## wip/zinc
Design milestone1, start of the top module:
module milestone1 (
	input logic CLOCK_50_I,                    
	input logic resetn,
	input  logic            M1_en,
	output  logic            M1_end,
	output logic   [17:0]   SRAM_address,
	input  logic   [15:0]   SRAM_read_data,
	output logic   [15:0]   SRAM_write_data,
	output logic            SRAM_we_n
);
Size in the first run: about 610 flip-flops, ~67000 µm² of cells after synthesis.
Settings: LEC_CHECK=0, ABC_AREA=1, CAP_MARGIN=10, CORE_MARGIN=2, CORE_UTILIZATION=72, CTS_CLUSTER_DIAMETER=156, CTS_CLUSTER_SIZE=29, MAX_ROUTING_LAYER=met4, SLEW_MARGIN=5; clock period 7.74 ns.
run.sh (not shown) runs the stock make flow with config.mk's settings and CLKGATE_MAP_FILE=.
As the logs show, wip/zinc stopped at 5_1_grt after a tool error, so it never reached the end of the flow.
Setup changes, wip/zinc to wip/yarrow
# wip/zinc
export LEC_CHECK = 0
export ABC_AREA = 1
export CAP_MARGIN = 10
export CORE_MARGIN = 2
export CORE_UTILIZATION = 72
export CTS_CLUSTER_DIAMETER = 156
export CTS_CLUSTER_SIZE = 29
export MAX_ROUTING_LAYER = met4
export SLEW_MARGIN = 5
create_clock -name core_clock -period 7.74 [get_ports {CLOCK_50_I}]
# wip/yarrow
export LEC_CHECK = 0
export ABC_AREA = 1
export CAP_MARGIN = 15
export CORE_MARGIN = 2
export CORE_UTILIZATION = 66
export CTS_CLUSTER_SIZE = 72
export MAX_ROUTING_LAYER = met4
export SLEW_MARGIN = 30
create_clock -name core_clock -period 9.92 [get_ports {CLOCK_50_I}]
Notes after the runs:
wip/yarrow ran to completion and came out clean on the timing, DRC and antenna checks.
Summary of the comparison: clock buffer count from CTS is higher in wip/yarrow, relative to wip/zinc.
Between wip/zinc and wip/yarrow, the flow reports die outline height increasing by a few percent.
wip/zinc → wip/yarrow: area after synthesis essentially unchanged, area of the chip +8600 µm².
Compare wip/yarrow and wip/zinc | effective utilization at floorplan higher: wip/zinc
From wip/yarrow to wip/zinc, yosys synthesis chip area did not move at all.
Comparing wip/yarrow and wip/zinc, the higher row count is on wip/yarrow.
In the metrics for wip/yarrow and wip/zinc, the one carrying the lower post-detailed-placement cell area is wip/yarrow.
## Diff of input files: wip/delta against wip/yarrow
# wip/yarrow
export LEC_CHECK = 0
export ABC_AREA = 1
export CAP_MARGIN = 15
export CORE_MARGIN = 2
export CORE_UTILIZATION = 66
export CTS_CLUSTER_SIZE = 72
export MAX_ROUTING_LAYER = met4
export SLEW_MARGIN = 30
create_clock -name core_clock -period 9.92 [get_ports {CLOCK_50_I}]
# wip/delta
export LEC_CHECK = 0
export ABC_AREA = 1
export CAP_MARGIN = 15
export CORE_MARGIN = 2
export CORE_UTILIZATION = 70
export CTS_CLUSTER_SIZE = 14
export SLEW_MARGIN = 20
create_clock -name core_clock -period 5.43 [get_ports {CLOCK_50_I}]
==> results <==
- The log for wip/delta ends in 5_1_grt with error GRT-0116, so the run never completed.
- wip/yarrow has a lower total cell area at the placement stage than wip/delta.
- wip/delta vs wip/yarrow on area of the die: wip/delta is the lower one.
- wip/delta vs wip/yarrow: area of the placeable core down by a few percent
- Number of buffers added for setup after CTS on wip/delta is up relative to wip/yarrow.
- On wip/delta: die span in x is 9.2 µm lower than what wip/yarrow gave.
- In the reports for wip/delta and wip/yarrow, the smaller instance count after placement with tap cells included belongs to wip/yarrow.
Input-level comparison between wip/ember and wip/delta:
# wip/delta
export LEC_CHECK = 0
export ABC_AREA = 1
export CAP_MARGIN = 15
export CORE_MARGIN = 2
export CORE_UTILIZATION = 70
export CTS_CLUSTER_SIZE = 14
export SLEW_MARGIN = 20
create_clock -name core_clock -period 5.43 [get_ports {CLOCK_50_I}]
# wip/ember
export LEC_CHECK = 0
export CAP_MARGIN = 15
export CORE_MARGIN = 2
export CORE_UTILIZATION = 65
export MAX_ROUTING_LAYER = met4
export SLEW_MARGIN = 20
create_clock -name core_clock -period 8.43 [get_ports {CLOCK_50_I}]
Notes after the runs:
- wip/ember did not run to completion, as it errored out during 5_1_grt.
- | post-synthesis share of cell area spent on xor and xnor gates | higher: wip/ember |
- Compared to wip/delta, wip/ember has overall die width about 0.5% higher.
- wip/delta -> wip/ember: number of placed instances with taps included decreased by more than 10%
- Synthesized instance count ends up higher on wip/delta.
- Number of distinct library cells after synthesis in wip/ember vs wip/delta: up 45%
diff inputs: wip/ember => wip/umber
# wip/ember
export LEC_CHECK = 0
export CAP_MARGIN = 15
export CORE_MARGIN = 2
export CORE_UTILIZATION = 65
export MAX_ROUTING_LAYER = met4
export SLEW_MARGIN = 20
create_clock -name core_clock -period 8.43 [get_ports {CLOCK_50_I}]
# wip/umber
export LEC_CHECK = 0
export CAP_MARGIN = 20
export CORE_MARGIN = 2
export CORE_UTILIZATION = 65
export SLEW_MARGIN = 20
create_clock -name core_clock -period 10.1 [get_ports {CLOCK_50_I}]
--- outcome ---
- wip/umber was carried through to the last stage, and its layout satisfied the timing, DRC and antenna checks.
- As far as synthesized-area fraction occupied by adder cells goes, wip/ember and wip/umber are indistinguishable; the numbers are identical.
- Delta (wip/umber minus wip/ember): post-CTS setup repair buffer count went down 221; instance count after placement with tap cells included fell by 805; detailed placement HPWL decreased 11%.
Inputs modified between wip/umber and wip/raven:
# wip/umber
export LEC_CHECK = 0
export CAP_MARGIN = 20
export CORE_MARGIN = 2
export CORE_UTILIZATION = 65
export SLEW_MARGIN = 20
create_clock -name core_clock -period 10.1 [get_ports {CLOCK_50_I}]
# wip/raven
export LEC_CHECK = 0
export CAP_MARGIN = 20
export CORE_MARGIN = 2
export CORE_UTILIZATION = 72
export MAX_ROUTING_LAYER = met4
export SLEW_MARGIN = 20
create_clock -name core_clock -period 8.37 [get_ports {CLOCK_50_I}]
==> results <==
Count of instantiated cells in the yosys netlist: wip/raven vs wip/umber identical. STATUS post-placement worst setup slack: wip/raven loses against wip/umber. wip/umber: flow completed, timing, DRC and antenna clean. wip/raven got as far as 5_1_grt, where a tool error ended the run. Cmp wip/raven and wip/umber / overall die height / lower: wip/raven. Diff wip/umber -> wip/raven: register area share after synthesis held, effective utilization at floorplan rose 6.7 points, total clock buffers created by CTS shows no meaningful change. Delta (wip/raven minus wip/umber): async set or reset register ratio after synthesis closely matched the old numbers; number of instances resized during post-cts repair increased by 461 relative to the old numbers; post-detailed-placement cell area increased by 9.7% relative to the old numbers; row count decreased by about 4.4% relative to the old numbers; die size decreased by about 10% relative to the old numbers.
